== sierra ==
## ALU_TOP
module ALU_TOP 
#( parameter OP_DATA_WIDTH = 16 ,
             Arith_OUT_WIDTH = OP_DATA_WIDTH + OP_DATA_WIDTH ,            
             Logic_OUT_WIDTH = OP_DATA_WIDTH ,
             Shift_OUT_WIDTH = OP_DATA_WIDTH ,
             CMP_OUT_WIDTH = 3 
)
(
input  wire [OP_DATA_WIDTH-1:0]    A   ,
input  wire [OP_DATA_WIDTH-1:0]    B   ,
input  wire [3:0]                  ALU_FUNC ,
input  wire                        CLK ,
output wire [Arith_OUT_WIDTH-1:0]  Arith_OUT,
output wire                        Carry_OUT,
output wire                        Arith_Flag,
output wire [Logic_OUT_WIDTH-1:0]  Logic_OUT,
output wire                        Logic_Flag,
output wire [Shift_OUT_WIDTH-1:0]  Shift_OUT,
output wire                        Shift_Flag,
output wire [CMP_OUT_WIDTH-1:0]    CMP_OUT,
output wire                        CMP_Flag
);
Size in the first run: about 4,500 cells after synthesis, roughly 70 flip-flops, ~110 I/O pins, roughly 34,000 sq um of cells after synthesis.
==> flow/config.mk <==
export PLATFORM = sky130hd
export DESIGN_NAME = ALU_TOP
export DESIGN_NICKNAME = ALU_TOP
export VERILOG_FILES = /design/flow/design.v
export SDC_FILE = /design/flow/constraint.sdc
export NUM_CORES = 4
export LEC_CHECK = 0
export CAP_MARGIN = 20
export CORE_ASPECT_RATIO = 1.01
export CORE_MARGIN = 2
export CORE_UTILIZATION = 32
export CTS_CLUSTER_DIAMETER = 305
export CTS_CLUSTER_SIZE = 100
export GPL_ROUTABILITY_DRIVEN = 0
export SETUP_SLACK_MARGIN = -2.0
export SLEW_MARGIN = 20
export TNS_END_PERCENT = 5
==> flow/constraint.sdc <==
create_clock -name core_clock -period 105.0 [get_ports {CLK}]
set_input_delay 21.0000 -clock core_clock [delete_from_list [all_inputs] [get_ports {CLK}]]
set_output_delay 21.0000 -clock core_clock [all_outputs]
set_load 0.01 [all_outputs]
run.sh (not shown) runs the stock make flow with config.mk's settings and CLKGATE_MAP_FILE=.
sierra: no failed stages, no open violations at the end
For quartz, these inputs were changed with respect to sierra:
Settings: a change of CTS_CLUSTER_DIAMETER from 305 to 129; a deleted CORE_ASPECT_RATIO that had been 1.01; a deleted CTS_CLUSTER_SIZE that had been 100; a change of CORE_UTILIZATION from 32 to 40; a deleted TNS_END_PERCENT that had been 5; an added CELL_PAD_IN_SITES_DETAIL_PLACEMENT of 2; a deleted GPL_ROUTABILITY_DRIVEN that had been 0; a deleted SETUP_SLACK_MARGIN that had been -2.0.
[summary]
- Looking at number of instances in the placed design, quartz sits about 4.7% below sierra.
- Status: synthesized instance count parity (quartz, sierra)
- Status: quartz FAILED at 4_1_cts (tool error)
- Lower area of placed instances goes to quartz over sierra.
- Compared with sierra, quartz shows a lower full die area.
- Per the comparison of quartz with sierra, complex-gate fraction of the synthesized area ~0 delta, worst slack at placement now smaller.
--- input diff quartz..xenon ---
Settings: changing CORE_MARGIN from 2 to 6; setting CORE_ASPECT_RATIO to 1.53 for the first time; setting PLACE_DENSITY to 0.55 for the first time.
Findings:
xenon did not finish: a tool error stopped it during 5_1_grt.
Instance count after placement with tap cells included: higher on quartz
Comparing xenon against quartz, there is no change at all in number of port buffers.
Comparing quartz and xenon, the higher count of standard-cell rows was measured on xenon.
Summary of xenon over quartz: die width shrank by about 16%; area after synthesis was more or less identical.
Sort quartz and xenon by global placer's final weighted congestion, ascending, and xenon comes first.
Area of the die, quartz and xenon: larger value in xenon
Taking quartz as the reference, in xenon arithmetic-cell share of the synthesized area counting full adders, half adders and majority gates shows no meaningful change, detailed placement HPWL lost 35 mm, die extent in y went up about 26%.

========
ALU_TOP again, from the RTL that the note above started with.
export LEC_CHECK = 0
export CAP_MARGIN = 20
export CORE_ASPECT_RATIO = 1.04
export CORE_MARGIN = 2
export CORE_UTILIZATION = 69
export CTS_CLUSTER_DIAMETER = 112
export CTS_CLUSTER_SIZE = 38
export HOLD_SLACK_MARGIN = 0.14
export MAX_ROUTING_LAYER = met4
export MIN_ROUTING_LAYER = met1
export SETUP_SLACK_MARGIN = 0.1
export SLEW_MARGIN = 20
export TNS_END_PERCENT = 5
create_clock -name core_clock -period 95.1 [get_ports {CLK}]
The first run completed, yet does not pass: negative setup slack.
Next try:
Settings changed: CORE_ASPECT_RATIO 1.04 to default, CORE_UTILIZATION 69 to 70, CTS_CLUSTER_DIAMETER 112 to default, CTS_CLUSTER_SIZE 38 to default, HOLD_SLACK_MARGIN 0.14 to default, MIN_ROUTING_LAYER met1 to default, SETUP_SLACK_MARGIN 0.1 to default, TNS_END_PERCENT 5 to default.
Clock period 95.1 ns to 87.3 ns, I/O delays scaled along.
=> Now the flow ended with an error in clock tree synthesis (4_1_cts) (DPL-0038). Die size went down by 1.4%. Synthesized area stays the same. Synthesized cell count does not change.
Next try:
Settings changed: CORE_UTILIZATION 70 to 40, MAX_ROUTING_LAYER met4 to default.
Clock period 87.3 ns to 122.0 ns, I/O delays scaled along.
This time the run completed with no timing, DRC or antenna violations.
Die size increases by well over a third.
Area after synthesis is unchanged.
Synthesized cell count is unchanged.
Next try:
Clock period 122.0 ns to 105.0 ns, I/O delays scaled along.
Effect: Routed wire length rose by 8.3%. Cell area rose by 8.1%. Critical path depth rose by 13. Clock-buffer cell count does not change. Global-route usage rose by 1.4 points. Setup slack degrades by 3.1 ns. Worst hold slack degrades by 3.6 ns. Synthesized area does not change. Sequential cell count does not change. Final cell count rose by 4.2%.

========
Setup of v36:
ALU_TOP again, from the RTL that the note above started with.
// ALU_TOP
module ALU_TOP 
#( parameter OP_DATA_WIDTH = 16 ,
             Arith_OUT_WIDTH = OP_DATA_WIDTH + OP_DATA_WIDTH ,            
             Logic_OUT_WIDTH = OP_DATA_WIDTH ,
             Shift_OUT_WIDTH = OP_DATA_WIDTH ,
             CMP_OUT_WIDTH = 3 
)
(
input  wire [OP_DATA_WIDTH-1:0]    A   ,
input  wire [OP_DATA_WIDTH-1:0]    B   ,
input  wire [3:0]                  ALU_FUNC ,
input  wire                        CLK ,
output wire [Arith_OUT_WIDTH-1:0]  Arith_OUT,
output wire                        Carry_OUT,
output wire                        Arith_Flag,
output wire [Logic_OUT_WIDTH-1:0]  Logic_OUT,
output wire                        Logic_Flag,
output wire [Shift_OUT_WIDTH-1:0]  Shift_OUT,
output wire                        Shift_Flag,
output wire [CMP_OUT_WIDTH-1:0]    CMP_OUT,
output wire                        CMP_Flag
);
wire                  CMP_enable ;
wire                  Shift_enable ;
wire                  Logic_enable ;
wire                  Arith_enable ;
Decoder U0 (
.IN(ALU_FUNC[3:2]),
.OUT({Shift_enable,CMP_enable,Logic_enable,Arith_enable})
);
ARITHMETIC_UNIT # ( .IN_DATA_WIDTH(OP_DATA_WIDTH), .OUT_DATA_WIDTH(Arith_OUT_WIDTH)) U0_ARITHMETIC_UNIT (
.A(A),
.B(B),
.ALU_FUNC(ALU_FUNC[1:0]),
.CLK(CLK),
.Arith_enable(Arith_enable),
.Arith_OUT(Arith_OUT),
.Carry_OUT(Carry_OUT),
.Arith_Flag(Arith_Flag)
);
LOGIC_UNIT # ( .IN_DATA_WIDTH(OP_DATA_WIDTH), .OUT_DATA_WIDTH(Logic_OUT_WIDTH)) U0_LOGIC_UNIT (
.A(A),
.B(B),
.ALU_FUNC(ALU_FUNC[1:0]),
.CLK(CLK),
.Logic_enable(Logic_enable),
.Logic_OUT(Logic_OUT),
.Logic_Flag(Logic_Flag)
);
SHIFT_UNIT # ( .IN_DATA_WIDTH(OP_DATA_WIDTH), .OUT_DATA_WIDTH(Shift_OUT_WIDTH)) U0_SHIFT_UNIT (
.A(A),
.B(B),
.ALU_FUNC(ALU_FUNC[1:0]),
.CLK(CLK),
.Shift_enable(Shift_enable),
.Shift_OUT(Shift_OUT),
.Shift_Flag(Shift_Flag)
);
CMP_UNIT # ( .IN_DATA_WIDTH(OP_DATA_WIDTH), .OUT_DATA_WIDTH(CMP_OUT_WIDTH)) U0_CMP_UNIT (
.A(A),
.B(B),
  ...
clock: 105.0 ns
lec_check: 0
cap_margin: 20
core_aspect_ratio: 1.01
core_margin: 2
core_utilization: 53
cts_cluster_size: 14
setup_slack_margin: -2.0
slew_margin: 20
v36 finished end to end and its layout was clean on timing, DRC and antenna.
Modified inputs, v34 compared to v36
- a deleted CORE_ASPECT_RATIO that had been 1.01
- a deleted SETUP_SLACK_MARGIN that had been -2.0
- a deleted CTS_CLUSTER_SIZE that had been 14
- a change of CORE_UTILIZATION from 53 to 42
- a change of the clock period (ns, I/O delays scaled along) from 105.0 to 102.0
Results
Going from v36 to v34, hold violation total from the final report did not really move, die size went up, post-cts resize count went up.
## Diff of input files: v29 against v34
- CORE_UTILIZATION changed from 42 to 40
Results
- Average via count per standard cell, v29 and v34, higher one = v34.
- v34 → v29: wire length of the first global-routing pass higher, worst relative slew slack higher.
- Wire length delta for v29 relative to v34: about 2.3% higher
- Going from v34 to v29, the summed area of non-filler cells in the final layout was found to have gone up by 1.7%.
#### Input delta (v42 over v29)
- setting MAX_ROUTING_LAYER to met4 for the first time
- setting CTS_CLUSTER_DIAMETER to 340 for the first time
- changing CORE_UTILIZATION from 40 to 70
- changing the clock period (ns, I/O delays scaled along) from 102.0 to 93.3
## What came out
Reported for v42 and v29, post-synthesis average cell area turned out identical to the last digit.
Delta (v42 minus v29): total die area saw a decrease, instance area at placement saw an increase, floorplan utilization saw an increase, total instance count after detailed placement saw little to no change.
Summary of v29 and v42: one run falls short of a clean finish, namely v42.
Die outline width, v42 vs v29: down by more than 10%
For v40, these inputs were changed with respect to v42:
- CTS_CLUSTER_SIZE now 36, previously not set
- CAP_MARGIN now 5, was 20
- MAX_ROUTING_LAYER no longer set, was met4
- CTS_CLUSTER_DIAMETER no longer set, was 340
- the clock period (ns, I/O delays scaled along) now 74.3, was 93.3
- Of v40 and v42, not a single run came through the flow clean.
- v42 did not finish; the tool stopped in global routing with error GRT-0232.
- Weighted congestion reported at the end of routability-driven placement was lower in v42 than in v40.
- Number of synthesized flops with an enable pin came out exactly the same in v40 and v42.
- From v42 to v40, post-synthesis register bit count did not move at all.
Edits applied to the flow inputs when going from v40 to v21:
- a change of CAP_MARGIN from 5 to 20
- an added ABC_AREA of 1
- a deleted CTS_CLUSTER_SIZE that had been 36
- a change of CORE_UTILIZATION from 70 to 72
- a change of the clock period (ns, I/O delays scaled along) from 74.3 to 142.0
Results
In summary, v21 completed successfully, with a layout that passed the timing, DRC and antenna checks. Compared to v40, v21 has simple-gate portion of the synthesized area 5.8 points higher. Compared to v40, v21 was floorplanned on a bigger die. Relative to v40, the cell area reported after detailed placement measured on v21 has decreased by more than 10%. Comparing v21 and v40, cell count after placement is lower on v21. Looking at synthesized area, v21 sits 5.7% higher than v40 does. Between v40 and v21, vertical die dimension increased.
